==> inputs of run a <==
==> flow/design.v (excerpt) <==
module CentralProcessingUnit (
  input clock,
  input reset,
  input handInterruptSignalIn,
  input [15:0] IF_memory_read,
  output [15:0] IF_address,
  input [15:0] MEM_memory_read,
  output [1:0] MEM_memory_control,
  output [15:0] MEM_memory_address,
  output [15:0] MEM_target_value,
  output [175:0] register_value
);
clock: 11.0 ns
lec_check: 0
abc_area: 1
cap_margin: 5
cell_pad_in_sites_detail_placement: 2
cell_pad_in_sites_global_placement: 1
core_aspect_ratio: 0.7
core_margin: 10
core_utilization: 58
cts_cluster_diameter: 372
cts_cluster_size: 61
gpl_routability_driven: 1
hold_slack_margin: -0.02
min_routing_layer: met1
place_density_lb_addon: 0.08
slew_margin: 15
tns_end_percent: 10
run.sh (not shown) runs the stock make flow with config.mk's settings and CLKGATE_MAP_FILE=.
==> inputs of run b, as changes to run a <==
- ABC_AREA: 1 -> default
- CAP_MARGIN: 5 -> 20
- CELL_PAD_IN_SITES_DETAIL_PLACEMENT: 2 -> default
- CELL_PAD_IN_SITES_GLOBAL_PLACEMENT: 1 -> default
- CORE_ASPECT_RATIO: 0.7 -> default
- CORE_MARGIN: 10 -> 2
- CORE_UTILIZATION: 58 -> 40
- CTS_CLUSTER_DIAMETER: 372 -> default
- CTS_CLUSTER_SIZE: 61 -> default
- GPL_ROUTABILITY_DRIVEN: 1 -> default
- HOLD_SLACK_MARGIN: -0.02 -> default
- MIN_ROUTING_LAYER: met1 -> default
- PLACE_DENSITY: default -> 0.6
- PLACE_DENSITY_LB_ADDON: 0.08 -> default
- SLEW_MARGIN: 15 -> 20
- TNS_END_PERCENT: 10 -> default
==> flow/constraint.sdc (replaced) <==
create_clock -name core_clock -period 10.8 [get_ports {clock}]
set_input_delay 2.1600 -clock core_clock [delete_from_list [all_inputs] [get_ports {clock}]]
set_output_delay 2.1600 -clock core_clock [all_outputs]
set_load 0.01 [all_outputs]
==> inputs of run c, as changes to run a <==
- ABC_AREA: 1 -> default
- CAP_MARGIN: 5 -> 20
- CELL_PAD_IN_SITES_DETAIL_PLACEMENT: 2 -> default
- CELL_PAD_IN_SITES_GLOBAL_PLACEMENT: 1 -> default
- CORE_ASPECT_RATIO: 0.7 -> default
- CORE_MARGIN: 10 -> 2
- CORE_UTILIZATION: 58 -> 70
- CTS_CLUSTER_DIAMETER: 372 -> default
- CTS_CLUSTER_SIZE: 61 -> 42
- GPL_ROUTABILITY_DRIVEN: 1 -> default
- HOLD_SLACK_MARGIN: -0.02 -> default
- MIN_ROUTING_LAYER: met1 -> default
- PLACE_DENSITY: default -> 0.6
- PLACE_DENSITY_LB_ADDON: 0.08 -> default
- SLEW_MARGIN: 15 -> 20
- TNS_END_PERCENT: 10 -> default
==> flow/constraint.sdc (replaced) <==
create_clock -name core_clock -period 7.05 [get_ports {clock}]
set_input_delay 1.4100 -clock core_clock [delete_from_list [all_inputs] [get_ports {clock}]]
set_output_delay 1.4100 -clock core_clock [all_outputs]
set_load 0.01 [all_outputs]
==> inputs of run d, as changes to run a <==
- ABC_AREA: 1 -> default
- CAP_MARGIN: 5 -> 20
- CELL_PAD_IN_SITES_DETAIL_PLACEMENT: 2 -> default
- CELL_PAD_IN_SITES_GLOBAL_PLACEMENT: 1 -> default
- CORE_ASPECT_RATIO: 0.7 -> default
- CORE_MARGIN: 10 -> 2
- CORE_UTILIZATION: 58 -> 68
- CTS_CLUSTER_DIAMETER: 372 -> default
- CTS_CLUSTER_SIZE: 61 -> 80
- GPL_ROUTABILITY_DRIVEN: 1 -> default
- HOLD_SLACK_MARGIN: -0.02 -> -0.09
- MAX_ROUTING_LAYER: default -> met4
- MIN_ROUTING_LAYER: met1 -> default
- PLACE_DENSITY_LB_ADDON: 0.08 -> default
- SLEW_MARGIN: 15 -> 20
- TNS_END_PERCENT: 10 -> default
==> flow/constraint.sdc (replaced) <==
create_clock -name core_clock -period 6.66 [get_ports {clock}]
set_input_delay 1.3320 -clock core_clock [delete_from_list [all_inputs] [get_ports {clock}]]
set_output_delay 1.3320 -clock core_clock [all_outputs]
set_load 0.01 [all_outputs]
==> Slide: Implementation Results <==
Synthesis and Place & Route Summary

Run status
  – Status: complete, but fails checks
  – Violated Checks: negative setup slack

Timing
  – Setup violators final: 49
  – Min setup slack post-route: -1.13 ns

Yosys
  – Yosys stat area: ~0.033 sq mm
[end of results for run c]
==> Slide: Implementation Results <==
Run Summary

Run status
  – Last stage: detailed placement (3_5_place_dp)
  – Error: [ERROR DPL-0033] detailed placement checks failed during check placement.
  – Status: did not finish

Yosys
  – Distinct lib cells: 63
  – Yosys stat area: roughly 0.036 sq mm
  – Mapped Cells: 4849

Floorplan
  – Core Footprint: 0.0604 sq mm
[end of results for run a]
==> Slide: Implementation Results <==
Synthesis and Place & Route Summary

Critical path
  – CP max stage delay: roughly 0.52 ns

Power and ir drop
  – Comb pwr share: 39.6%

Yosys
  – Commonest cells in the netlist: dfrtn_1, nand2_1, o21ai_0
  – Yosys stat area: 0.0334 sq mm

Finish
  – Fillers: 7636
  – Non-Filler Instances: 4721

Run status
  – Status: finished clean

Timing
  – Min setup slack post-route: between 0.3 and 0.4 ns
[end of results for run b]
==> Slide: Implementation Results <==
Synthesis and Place & Route Summary

Timing
  – Min setup slack post-route: -1.23 ns
  – Setup violators final: 62
  – Max-slew violation count: 0

Run status
  – Violated Checks: negative setup slack
  – Status: complete, but fails checks
[end of results for run d]

==> raven <==
CentralProcessingUnit again, from the RTL that the note above started with.
## CentralProcessingUnit
module CentralProcessingUnit (
  input clock,
  input reset,
  input handInterruptSignalIn,
  input [15:0] IF_memory_read,
  output [15:0] IF_address,
  input [15:0] MEM_memory_read,
  output [1:0] MEM_memory_control,
  output [15:0] MEM_memory_address,
  output [15:0] MEM_target_value,
  output [175:0] register_value
);
Settings: LEC_CHECK=0, CAP_MARGIN=20, CELL_PAD_IN_SITES_GLOBAL_PLACEMENT=0, CORE_MARGIN=2, CORE_UTILIZATION=69, CTS_CLUSTER_DIAMETER=44, CTS_CLUSTER_SIZE=27, GPL_TIMING_DRIVEN=1, MAX_ROUTING_LAYER=met4, PLACE_DENSITY_LB_ADDON=0.28, SLEW_MARGIN=40, TNS_END_PERCENT=30; clock period 7.79 ns.
==> cedar: changes against raven <==
Settings changed: CORE_UTILIZATION 69 to 72, CTS_CLUSTER_SIZE 27 to 15, PLACE_DENSITY_LB_ADDON 0.28 to 0.1, SLEW_MARGIN 40 to 20.
==> flow/constraint.sdc (replaced) <==
create_clock -name core_clock -period 13.8 [get_ports {clock}]
set_input_delay 2.7600 -clock core_clock [delete_from_list [all_inputs] [get_ports {clock}]]
set_output_delay 2.7600 -clock core_clock [all_outputs]
set_load 0.01 [all_outputs]
==> zinc: changes against raven <==
Settings changed: CAP_MARGIN 20 to 0, CELL_PAD_IN_SITES_GLOBAL_PLACEMENT 0 to not set, CORE_UTILIZATION 69 to 70, CTS_CLUSTER_DIAMETER 44 to not set, CTS_CLUSTER_SIZE 27 to 42, GPL_TIMING_DRIVEN 1 to not set, MAX_ROUTING_LAYER met4 to not set, PLACE_DENSITY set to 0.6, PLACE_DENSITY_LB_ADDON 0.28 to not set, SLEW_MARGIN 40 to 20, TNS_END_PERCENT 30 to not set.
==> flow/constraint.sdc (replaced) <==
create_clock -name core_clock -period 6.04 [get_ports {clock}]
set_input_delay 1.2080 -clock core_clock [delete_from_list [all_inputs] [get_ports {clock}]]
set_output_delay 1.2080 -clock core_clock [all_outputs]
set_load 0.01 [all_outputs]
==> violet: changes against raven <==
Settings changed: CELL_PAD_IN_SITES_GLOBAL_PLACEMENT 0 to not set, CORE_UTILIZATION 69 to 32, CTS_CLUSTER_DIAMETER 44 to not set, CTS_CLUSTER_SIZE 27 to not set, GPL_TIMING_DRIVEN 1 to not set, MAX_ROUTING_LAYER met4 to not set, PLACE_DENSITY set to 0.6, PLACE_DENSITY_LB_ADDON 0.28 to not set, SLEW_MARGIN 40 to 20, TNS_END_PERCENT 30 to not set.
==> flow/constraint.sdc (replaced) <==
create_clock -name core_clock -period 10.8 [get_ports {clock}]
set_input_delay 2.1600 -clock core_clock [delete_from_list [all_inputs] [get_ports {clock}]]
set_output_delay 2.1600 -clock core_clock [all_outputs]
set_load 0.01 [all_outputs]
==> flow_summary.rst <==
Physical design figures
=======================

.. list-table::
   :header-rows: 1

   * - Metric
     - Value
   * - Count of final setup violators
     - 49
   * - Layout check fault list
     - negative setup slack
   * - Sequential share of power
     - 34.2%
   * - Setup crit start
     - decoder.firstRegisiterAddress[0]
   * - Final number of max-transition violations
     - 0
   * - Setup slack after layout
     - -0.4844 ns
   * - Result of the run
     - complete, but fails checks
# the run above: raven

==> flow_summary.rst <==
Physical design figures
=======================

.. list-table::
   :header-rows: 1

   * - Metric
     - Value
   * - Simple-gate portion of the synthesized area
     - 14.17%
   * - Sequential share of power
     - 36.4%
   * - Setup slack after layout
     - 0.6200 ns
   * - Leading post-synthesis cells by instance count
     - dfrtn_1 (353), nand2_1 (345), o21ai_0 (310), nor2_1 (282), a21oi_1 (245)
   * - Setup crit start
     - MEM_memory_read[5]
   * - Die Size
     - 48070 um2
   * - Result of the run
     - timing/DRC/antenna clean
   * - Port bufs
     - 260
   * - Number of antenna violations at the first check in global routing
     - 10
# the run above: cedar

==> flow_summary.rst <==
Physical design figures
=======================

.. list-table::
   :header-rows: 1

   * - Metric
     - Value
   * - Total of fill cells in the finished design
     - 10210
   * - Tool warnings
     - 103
   * - Result of the run
     - timing/DRC/antenna clean
   * - Setup crit start
     - MEM_memory_read[5]
   * - Post-synthesis share of cell area spent on full adders, half adders and majority gates
     - 5.064%
   * - Buffers excl. clock
     - 397
   * - Count of final setup violators
     - 0
   * - Congestion Overflow GR
     - 0
   * - Setup slack after layout
     - 0.2475 ns
# the run above: violet

==> flow_summary.rst <==
Metrics
=======

.. list-table::
   :header-rows: 1

   * - Metric
     - Value
   * - Result of the run
     - aborted with a tool error
   * - Stage where the run ended
     - global routing
   * - Error text reported by the tool
     - [ERROR GRT-0232] Routing congestion too high. Check the congestion heatmap in the GUI.
   * - Core region area
     - 46750 um2
   * - Cell with the most instances after synthesis
     - dfrtn_1
   * - Area of the mapped netlist
     - 33360 um2
   * - Number of H-tree levels
     - 2
   * - Leading post-synthesis cells by instance count
     - dfrtn_1 (353), nand2_1 (345), o21ai_0 (310), nor2_1 (282), a21oi_1 (245)
   * - Share of the yosys chip area belonging to registers
     - 41.19%
   * - Leading area contributor after synthesis
     - dfrtn_1
   * - Parity-gate share of the synthesized area counting xor and xnor cells
     - 2.888%
   * - Congestion Overflow GR
     - 269
# the run above: zinc

No activity file was given, so power comes from the tool's default toggle rates.
